==> inputs of branch garnet <==
==> flow/design.v <==
module chip_to_symbol 
(
input logic         i_clk,
input logic         i_rst_n,
input logic         i_stream,
input logic         i_stream_valid,
output logic [3:0]  o_symbol,
output logic        o_symbol_valid       
);
logic [4:0] r_bit_counter;
logic [31:0] r_received_chip;
logic [5:0] s_ones_counter[15:0];
logic	[31:0]	chip_values [15:0];  
initial 
begin
	chip_values[0] 		=  32'b11011001110000110101001000101110;
	chip_values[8] 		=  32'b11101101100111000011010100100010;
	chip_values[4] 		=  32'b00101110110110011100001101010010;
	chip_values[12] 	=  32'b00100010111011011001110000110101;
	chip_values[2] 		=  32'b01010010001011101101100111000011;
	chip_values[10] 	=  32'b00110101001000101110110110011100;
	chip_values[6] 		=  32'b11000011010100100010111011011001;
	chip_values[14] 	=  32'b10011100001101010010001011101101;
	chip_values[1] 		=  32'b10001100100101100000011101111011;
	chip_values[9] 		=  32'b10111000110010010110000001110111;
	chip_values[5] 		=  32'b01111011100011001001011000000111;
	chip_values[13] 	=  32'b01110111101110001100100101100000;
	chip_values[3]		=  32'b00000111011110111000110010010110;
	chip_values[11]		=  32'b01100000011101111011100011001001;
	chip_values[7] 		=  32'b10010110000001110111101110001100;
	chip_values[15] 	=  32'b11001001011000000111011110111000;
end
always_ff@(posedge i_clk , negedge i_rst_n)
begin
    if(!i_rst_n)
    begin
        r_bit_counter <= 'd0;
    end
    else if(r_bit_counter=='d31) 
    begin
        r_bit_counter <= 'd0;
    end
    else if(i_stream_valid)
    begin
        r_bit_counter <= r_bit_counter + 'd1;
    end
end
always_ff@(posedge i_clk , negedge i_rst_n)
begin
    if(!i_rst_n)
    begin
        r_received_chip <= 'd0;
		for(int i = 0 ; i<16 ; i++)
        begin
			s_ones_counter[i] <= 'd0;
		end
    end
	else if (r_bit_counter==31)
	begin
		for(int i = 0 ; i<16 ; i++)
        begin
			s_ones_counter[i] <= 'd0;
		end
	end
    else if(i_stream_valid)
    begin
        r_received_chip[r_bit_counter]<= i_stream;
        for(int i = 0 ; i<16 ; i++)
        begin
            s_ones_counter[i] <= s_ones_counter[i] + (i_stream ~^ chip_values[i][r_bit_counter]);
        end
    end    
end
	always@(*)
		begin
			if((s_ones_counter[0]>=s_ones_counter[1]) && (s_ones_counter[0]>=s_ones_counter[2]) && (s_ones_counter[0]>=s_ones_counter[3]) && (s_ones_counter[0]>=s_ones_counter[4]) && (s_ones_counter[0]>=s_ones_counter[5]) && (s_ones_counter[0]>=s_ones_counter[6]) && (s_ones_counter[0]>=s_ones_counter[7]) && (s_ones_counter[0]>=s_ones_counter[8]) && (s_ones_counter[0]>=s_ones_counter[9]) && (s_ones_counter[0]>=s_ones_counter[10]) && (s_ones_counter[0]>=s_ones_counter[11]) && (s_ones_counter[0]>=s_ones_counter[12]) && (s_ones_counter[0]>=s_ones_counter[13]) && (s_ones_counter[0]>=s_ones_counter[14]) && (s_ones_counter[0]>=s_ones_counter[15]) ) 
			begin
				o_symbol = 'd0;
			end
			else if((s_ones_counter[1]>=s_ones_counter[0]) && (s_ones_counter[1]>=s_ones_counter[2]) && (s_ones_counter[1]>=s_ones_counter[3]) && (s_ones_counter[1]>=s_ones_counter[4]) && (s_ones_counter[1]>=s_ones_counter[5]) && (s_ones_counter[1]>=s_ones_counter[6]) && (s_ones_counter[1]>=s_ones_counter[7]) && (s_ones_counter[1]>=s_ones_counter[8]) && (s_ones_counter[1]>=s_ones_counter[9]) && (s_ones_counter[1]>=s_ones_counter[10]) && (s_ones_counter[1]>=s_ones_counter[11]) && (s_ones_counter[1]>=s_ones_counter[12]) && (s_ones_counter[1]>=s_ones_counter[13]) && (s_ones_counter[1]>=s_ones_counter[14]) && (s_ones_counter[1]>=s_ones_counter[15]) ) 
			begin
				o_symbol = 'd1;
			end
			else if((s_ones_counter[2]>=s_ones_counter[0]) && (s_ones_counter[2]>=s_ones_counter[1]) && (s_ones_counter[2]>=s_ones_counter[3]) && (s_ones_counter[2]>=s_ones_counter[4]) && (s_ones_counter[2]>=s_ones_counter[5]) && (s_ones_counter[2]>=s_ones_counter[6]) && (s_ones_counter[2]>=s_ones_counter[7]) && (s_ones_counter[2]>=s_ones_counter[8]) && (s_ones_counter[2]>=s_ones_counter[9]) && (s_ones_counter[2]>=s_ones_counter[10]) && (s_ones_counter[2]>=s_ones_counter[11]) && (s_ones_counter[2]>=s_ones_counter[12]) && (s_ones_counter[2]>=s_ones_counter[13]) && (s_ones_counter[2]>=s_ones_counter[14]) && (s_ones_counter[2]>=s_ones_counter[15]) ) 
			begin
				o_symbol = 'd2;
			end
			else if((s_ones_counter[3]>=s_ones_counter[0]) && (s_ones_counter[3]>=s_ones_counter[1]) && (s_ones_counter[3]>=s_ones_counter[2]) && (s_ones_counter[3]>=s_ones_counter[4]) && (s_ones_counter[3]>=s_ones_counter[5]) && (s_ones_counter[3]>=s_ones_counter[6]) && (s_ones_counter[3]>=s_ones_counter[7]) && (s_ones_counter[3]>=s_ones_counter[8]) && (s_ones_counter[3]>=s_ones_counter[9]) && (s_ones_counter[3]>=s_ones_counter[10]) && (s_ones_counter[3]>=s_ones_counter[11]) && (s_ones_counter[3]>=s_ones_counter[12]) && (s_ones_counter[3]>=s_ones_counter[13]) && (s_ones_counter[3]>=s_ones_counter[14]) && (s_ones_counter[3]>=s_ones_counter[15]) ) 
			begin
				o_symbol = 'd3;
			end
			else if((s_ones_counter[4]>=s_ones_counter[0]) && (s_ones_counter[4]>=s_ones_counter[1]) && (s_ones_counter[4]>=s_ones_counter[2]) && (s_ones_counter[4]>=s_ones_counter[3]) && (s_ones_counter[4]>=s_ones_counter[5]) && (s_ones_counter[4]>=s_ones_counter[6]) && (s_ones_counter[4]>=s_ones_counter[7]) && (s_ones_counter[4]>=s_ones_counter[8]) && (s_ones_counter[4]>=s_ones_counter[9]) && (s_ones_counter[4]>=s_ones_counter[10]) && (s_ones_counter[4]>=s_ones_counter[11]) && (s_ones_counter[4]>=s_ones_counter[12]) && (s_ones_counter[4]>=s_ones_counter[13]) && (s_ones_counter[4]>=s_ones_counter[14]) && (s_ones_counter[4]>=s_ones_counter[15]) ) 
			begin
				o_symbol = 'd4;
			end
			else if((s_ones_counter[5]>=s_ones_counter[0]) && (s_ones_counter[5]>=s_ones_counter[1]) && (s_ones_counter[5]>=s_ones_counter[2]) && (s_ones_counter[5]>=s_ones_counter[3]) && (s_ones_counter[5]>=s_ones_counter[4]) && (s_ones_counter[5]>=s_ones_counter[6]) && (s_ones_counter[5]>=s_ones_counter[7]) && (s_ones_counter[5]>=s_ones_counter[8]) && (s_ones_counter[5]>=s_ones_counter[9]) && (s_ones_counter[5]>=s_ones_counter[10]) && (s_ones_counter[5]>=s_ones_counter[11]) && (s_ones_counter[5]>=s_ones_counter[12]) && (s_ones_counter[5]>=s_ones_counter[13]) && (s_ones_counter[5]>=s_ones_counter[14]) && (s_ones_counter[5]>=s_ones_counter[15]) ) 
			begin
				o_symbol = 'd5;
			end
			else if((s_ones_counter[6]>=s_ones_counter[0]) && (s_ones_counter[6]>=s_ones_counter[1]) && (s_ones_counter[6]>=s_ones_counter[2]) && (s_ones_counter[6]>=s_ones_counter[3]) && (s_ones_counter[6]>=s_ones_counter[4]) && (s_ones_counter[6]>=s_ones_counter[5]) && (s_ones_counter[6]>=s_ones_counter[7]) && (s_ones_counter[6]>=s_ones_counter[8]) && (s_ones_counter[6]>=s_ones_counter[9]) && (s_ones_counter[6]>=s_ones_counter[10]) && (s_ones_counter[6]>=s_ones_counter[11]) && (s_ones_counter[6]>=s_ones_counter[12]) && (s_ones_counter[6]>=s_ones_counter[13]) && (s_ones_counter[6]>=s_ones_counter[14]) && (s_ones_counter[6]>=s_ones_counter[15]) ) 
			begin
				o_symbol = 'd6;
			end
			else if((s_ones_counter[7]>=s_ones_counter[0]) && (s_ones_counter[7]>=s_ones_counter[1]) && (s_ones_counter[7]>=s_ones_counter[2]) && (s_ones_counter[7]>=s_ones_counter[3]) && (s_ones_counter[7]>=s_ones_counter[4]) && (s_ones_counter[7]>=s_ones_counter[5]) && (s_ones_counter[7]>=s_ones_counter[6]) && (s_ones_counter[7]>=s_ones_counter[8]) && (s_ones_counter[7]>=s_ones_counter[9]) && (s_ones_counter[7]>=s_ones_counter[10]) && (s_ones_counter[7]>=s_ones_counter[11]) && (s_ones_counter[7]>=s_ones_counter[12]) && (s_ones_counter[7]>=s_ones_counter[13]) && (s_ones_counter[7]>=s_ones_counter[14]) && (s_ones_counter[7]>=s_ones_counter[15]) ) 
			begin
				o_symbol = 'd7;
			end
			else if((s_ones_counter[8]>=s_ones_counter[0]) && (s_ones_counter[8]>=s_ones_counter[1]) && (s_ones_counter[8]>=s_ones_counter[2]) && (s_ones_counter[8]>=s_ones_counter[3]) && (s_ones_counter[8]>=s_ones_counter[4]) && (s_ones_counter[8]>=s_ones_counter[5]) && (s_ones_counter[8]>=s_ones_counter[6]) && (s_ones_counter[8]>=s_ones_counter[7]) && (s_ones_counter[8]>=s_ones_counter[9]) && (s_ones_counter[8]>=s_ones_counter[10]) && (s_ones_counter[8]>=s_ones_counter[11]) && (s_ones_counter[8]>=s_ones_counter[12]) && (s_ones_counter[8]>=s_ones_counter[13]) && (s_ones_counter[8]>=s_ones_counter[14]) && (s_ones_counter[8]>=s_ones_counter[15]) ) 
			begin
				o_symbol = 'd8;
			end
			else if((s_ones_counter[9]>=s_ones_counter[0]) && (s_ones_counter[9]>=s_ones_counter[1]) && (s_ones_counter[9]>=s_ones_counter[2]) && (s_ones_counter[9]>=s_ones_counter[3]) && (s_ones_counter[9]>=s_ones_counter[4]) && (s_ones_counter[9]>=s_ones_counter[5]) && (s_ones_counter[9]>=s_ones_counter[6]) && (s_ones_counter[9]>=s_ones_counter[7]) && (s_ones_counter[9]>=s_ones_counter[8]) && (s_ones_counter[9]>=s_ones_counter[10]) && (s_ones_counter[9]>=s_ones_counter[11]) && (s_ones_counter[9]>=s_ones_counter[12]) && (s_ones_counter[9]>=s_ones_counter[13]) && (s_ones_counter[9]>=s_ones_counter[14]) && (s_ones_counter[9]>=s_ones_counter[15]) ) 
			begin
				o_symbol = 'd9;
			end
			else if((s_ones_counter[10]>=s_ones_counter[0]) && (s_ones_counter[10]>=s_ones_counter[1]) && (s_ones_counter[10]>=s_ones_counter[2]) && (s_ones_counter[10]>=s_ones_counter[3]) && (s_ones_counter[10]>=s_ones_counter[4]) && (s_ones_counter[10]>=s_ones_counter[5]) && (s_ones_counter[10]>=s_ones_counter[6]) && (s_ones_counter[10]>=s_ones_counter[7]) && (s_ones_counter[10]>=s_ones_counter[8]) && (s_ones_counter[10]>=s_ones_counter[9]) && (s_ones_counter[10]>=s_ones_counter[11]) && (s_ones_counter[10]>=s_ones_counter[12]) && (s_ones_counter[10]>=s_ones_counter[13]) && (s_ones_counter[10]>=s_ones_counter[14]) && (s_ones_counter[10]>=s_ones_counter[15]) ) 
			begin
				o_symbol = 'd10;
			end
			else if((s_ones_counter[11]>=s_ones_counter[0]) && (s_ones_counter[11]>=s_ones_counter[1]) && (s_ones_counter[11]>=s_ones_counter[2]) && (s_ones_counter[11]>=s_ones_counter[3]) && (s_ones_counter[11]>=s_ones_counter[4]) && (s_ones_counter[11]>=s_ones_counter[5]) && (s_ones_counter[11]>=s_ones_counter[6]) && (s_ones_counter[11]>=s_ones_counter[7]) && (s_ones_counter[11]>=s_ones_counter[8]) && (s_ones_counter[11]>=s_ones_counter[9]) && (s_ones_counter[11]>=s_ones_counter[10]) && (s_ones_counter[11]>=s_ones_counter[12]) && (s_ones_counter[11]>=s_ones_counter[13]) && (s_ones_counter[11]>=s_ones_counter[14]) && (s_ones_counter[11]>=s_ones_counter[15]) ) 
			begin
				o_symbol = 'd11;
			end
			else if((s_ones_counter[12]>=s_ones_counter[0]) && (s_ones_counter[12]>=s_ones_counter[1]) && (s_ones_counter[12]>=s_ones_counter[2]) && (s_ones_counter[12]>=s_ones_counter[3]) && (s_ones_counter[12]>=s_ones_counter[4]) && (s_ones_counter[12]>=s_ones_counter[5]) && (s_ones_counter[12]>=s_ones_counter[6]) && (s_ones_counter[12]>=s_ones_counter[7]) && (s_ones_counter[12]>=s_ones_counter[8]) && (s_ones_counter[12]>=s_ones_counter[9]) && (s_ones_counter[12]>=s_ones_counter[10]) && (s_ones_counter[12]>=s_ones_counter[11]) && (s_ones_counter[12]>=s_ones_counter[13]) && (s_ones_counter[12]>=s_ones_counter[14]) && (s_ones_counter[12]>=s_ones_counter[15]) ) 
			begin
				o_symbol = 'd12;
			end
			else if((s_ones_counter[13]>=s_ones_counter[0]) && (s_ones_counter[13]>=s_ones_counter[1]) && (s_ones_counter[13]>=s_ones_counter[2]) && (s_ones_counter[13]>=s_ones_counter[3]) && (s_ones_counter[13]>=s_ones_counter[4]) && (s_ones_counter[13]>=s_ones_counter[5]) && (s_ones_counter[13]>=s_ones_counter[6]) && (s_ones_counter[13]>=s_ones_counter[7]) && (s_ones_counter[13]>=s_ones_counter[8]) && (s_ones_counter[13]>=s_ones_counter[9]) && (s_ones_counter[13]>=s_ones_counter[10]) && (s_ones_counter[13]>=s_ones_counter[11]) && (s_ones_counter[13]>=s_ones_counter[12]) && (s_ones_counter[13]>=s_ones_counter[15]) && (s_ones_counter[13]>=s_ones_counter[14]) ) 
			begin
				o_symbol = 'd13;
			end
			else if((s_ones_counter[14]>=s_ones_counter[0]) && (s_ones_counter[14]>=s_ones_counter[1]) && (s_ones_counter[14]>=s_ones_counter[2]) && (s_ones_counter[14]>=s_ones_counter[3]) && (s_ones_counter[14]>=s_ones_counter[4]) && (s_ones_counter[14]>=s_ones_counter[5]) && (s_ones_counter[14]>=s_ones_counter[6]) && (s_ones_counter[14]>=s_ones_counter[7]) && (s_ones_counter[14]>=s_ones_counter[8]) && (s_ones_counter[14]>=s_ones_counter[9]) && (s_ones_counter[14]>=s_ones_counter[10]) && (s_ones_counter[14]>=s_ones_counter[11]) && (s_ones_counter[14]>=s_ones_counter[12]) && (s_ones_counter[14]>=s_ones_counter[13]) && (s_ones_counter[14]>=s_ones_counter[15]) ) 
			begin
				o_symbol = 'd14;
			end
			else
				begin
				o_symbol = 'd15;
				end
			end
assign o_symbol_valid = (r_bit_counter==31);  
endmodule
==> flow/run.sh <==
#!/bin/bash
# the make line also repeats each setting of config.mk as NAME=value (left out here)
make -C /OpenROAD-flow-scripts/flow DESIGN_CONFIG=/design/flow/config.mk WORK_HOME=/design/flow/orfs CLKGATE_MAP_FILE= finish
==> flow/config.mk <==
export PLATFORM = sky130hd
export DESIGN_NAME = chip_to_symbol
export DESIGN_NICKNAME = chip_to_symbol
export VERILOG_FILES = /design/flow/design.v
export SDC_FILE = /design/flow/constraint.sdc
export NUM_CORES = 4
export LEC_CHECK = 0
export ABC_AREA = 1
export CAP_MARGIN = 15
export CORE_MARGIN = 2
export CORE_UTILIZATION = 72
export CTS_CLUSTER_DIAMETER = 353
export CTS_CLUSTER_SIZE = 72
export HOLD_SLACK_MARGIN = -0.09
export SETUP_SLACK_MARGIN = 1.16
export SLEW_MARGIN = 5
export TNS_END_PERCENT = 100
==> flow/constraint.sdc <==
create_clock -name core_clock -period 4.05 [get_ports {i_clk}]
set_input_delay 0.8100 -clock core_clock [delete_from_list [all_inputs] [get_ports {i_clk}]]
set_output_delay 0.8100 -clock core_clock [all_outputs]
set_load 0.01 [all_outputs]
==> branch onyx (differences from branch garnet) <==
==> flow/config.mk (replaced) <==
export PLATFORM = sky130hd
export DESIGN_NAME = chip_to_symbol
export DESIGN_NICKNAME = chip_to_symbol
export VERILOG_FILES = /design/flow/design.v
export SDC_FILE = /design/flow/constraint.sdc
export NUM_CORES = 4
export LEC_CHECK = 0
export ABC_AREA = 1
export CAP_MARGIN = 20
export CORE_MARGIN = 2
export CORE_UTILIZATION = 72
export CTS_CLUSTER_DIAMETER = 203
export CTS_CLUSTER_SIZE = 31
export PLACE_DENSITY_LB_ADDON = 0.01
export SLEW_MARGIN = 20
==> flow/constraint.sdc (replaced) <==
create_clock -name core_clock -period 4.42 [get_ports {i_clk}]
set_input_delay 0.8840 -clock core_clock [delete_from_list [all_inputs] [get_ports {i_clk}]]
set_output_delay 0.8840 -clock core_clock [all_outputs]
set_load 0.01 [all_outputs]
==> branch delta (differences from branch garnet) <==
==> flow/config.mk (replaced) <==
export PLATFORM = sky130hd
export DESIGN_NAME = chip_to_symbol
export DESIGN_NICKNAME = chip_to_symbol
export VERILOG_FILES = /design/flow/design.v
export SDC_FILE = /design/flow/constraint.sdc
export NUM_CORES = 4
export LEC_CHECK = 0
export CAP_MARGIN = 20
export CORE_MARGIN = 2
export CORE_UTILIZATION = 70
export CTS_CLUSTER_SIZE = 31
export SLEW_MARGIN = 20
==> flow/constraint.sdc (replaced) <==
create_clock -name core_clock -period 4.87 [get_ports {i_clk}]
set_input_delay 0.9740 -clock core_clock [delete_from_list [all_inputs] [get_ports {i_clk}]]
set_output_delay 0.9740 -clock core_clock [all_outputs]
set_load 0.01 [all_outputs]
==> branch lagoon (differences from branch garnet) <==
==> flow/config.mk (replaced) <==
export PLATFORM = sky130hd
export DESIGN_NAME = chip_to_symbol
export DESIGN_NICKNAME = chip_to_symbol
export VERILOG_FILES = /design/flow/design.v
export SDC_FILE = /design/flow/constraint.sdc
export NUM_CORES = 4
export LEC_CHECK = 0
export CAP_MARGIN = 20
export CORE_MARGIN = 2
export CORE_UTILIZATION = 72
export SETUP_SLACK_MARGIN = -0.57
export SLEW_MARGIN = 20
==> flow/constraint.sdc (replaced) <==
create_clock -name core_clock -period 9.16 [get_ports {i_clk}]
set_input_delay 1.8320 -clock core_clock [delete_from_list [all_inputs] [get_ports {i_clk}]]
set_output_delay 1.8320 -clock core_clock [all_outputs]
set_load 0.01 [all_outputs]
==> comparison table <==
Reg area: branch delta 2550 um2; branch onyx 2540 um2; branch garnet -; branch lagoon 2530 um2
Filler instances: branch delta 2131; branch onyx 1930; branch garnet -; branch lagoon 2397
Outcome: branch delta complete, but fails checks; branch onyx complete, but fails checks; branch garnet aborted with a tool error; branch lagoon finished clean
Stage where the flow stopped: branch delta -; branch onyx -; branch garnet 5_1_grt; branch lagoon -
Violated checks: branch delta setup timing; branch onyx setup timing; branch garnet -; branch lagoon -
Multi-input logic area: branch delta 20700 um2; branch onyx 18800 um2; branch garnet -; branch lagoon 20500 um2
Worst Hold Depth: branch delta -; branch onyx 1; branch garnet -; branch lagoon 2
Amount of wire on met3 after detailed routing: branch delta 15.5 mm; branch onyx 14.7 mm; branch garnet -; branch lagoon 14.4 mm
Largest cell class by area: branch delta logic gates; branch onyx logic gates; branch garnet -; branch lagoon logic gates
Layout Utilization: branch delta 81.6%; branch onyx 83.5%; branch garnet -; branch lagoon 76.7%
Sum of routed wire length over all layers: branch delta 102 mm; branch onyx 94.3 mm; branch garnet -; branch lagoon 94.5 mm
Top routing layer in use: branch delta met5; branch onyx met5; branch garnet -; branch lagoon met5
Portion of synthesized cell area occupied by the leading cell type: branch delta 40.0%; branch onyx 42.1%; branch garnet 42.1%; branch lagoon 40.0%
Share of synthesized area occupied by flip-flops and latches: branch delta 10.6%; branch onyx 11.2%; branch garnet 11.2%; branch lagoon 10.6%
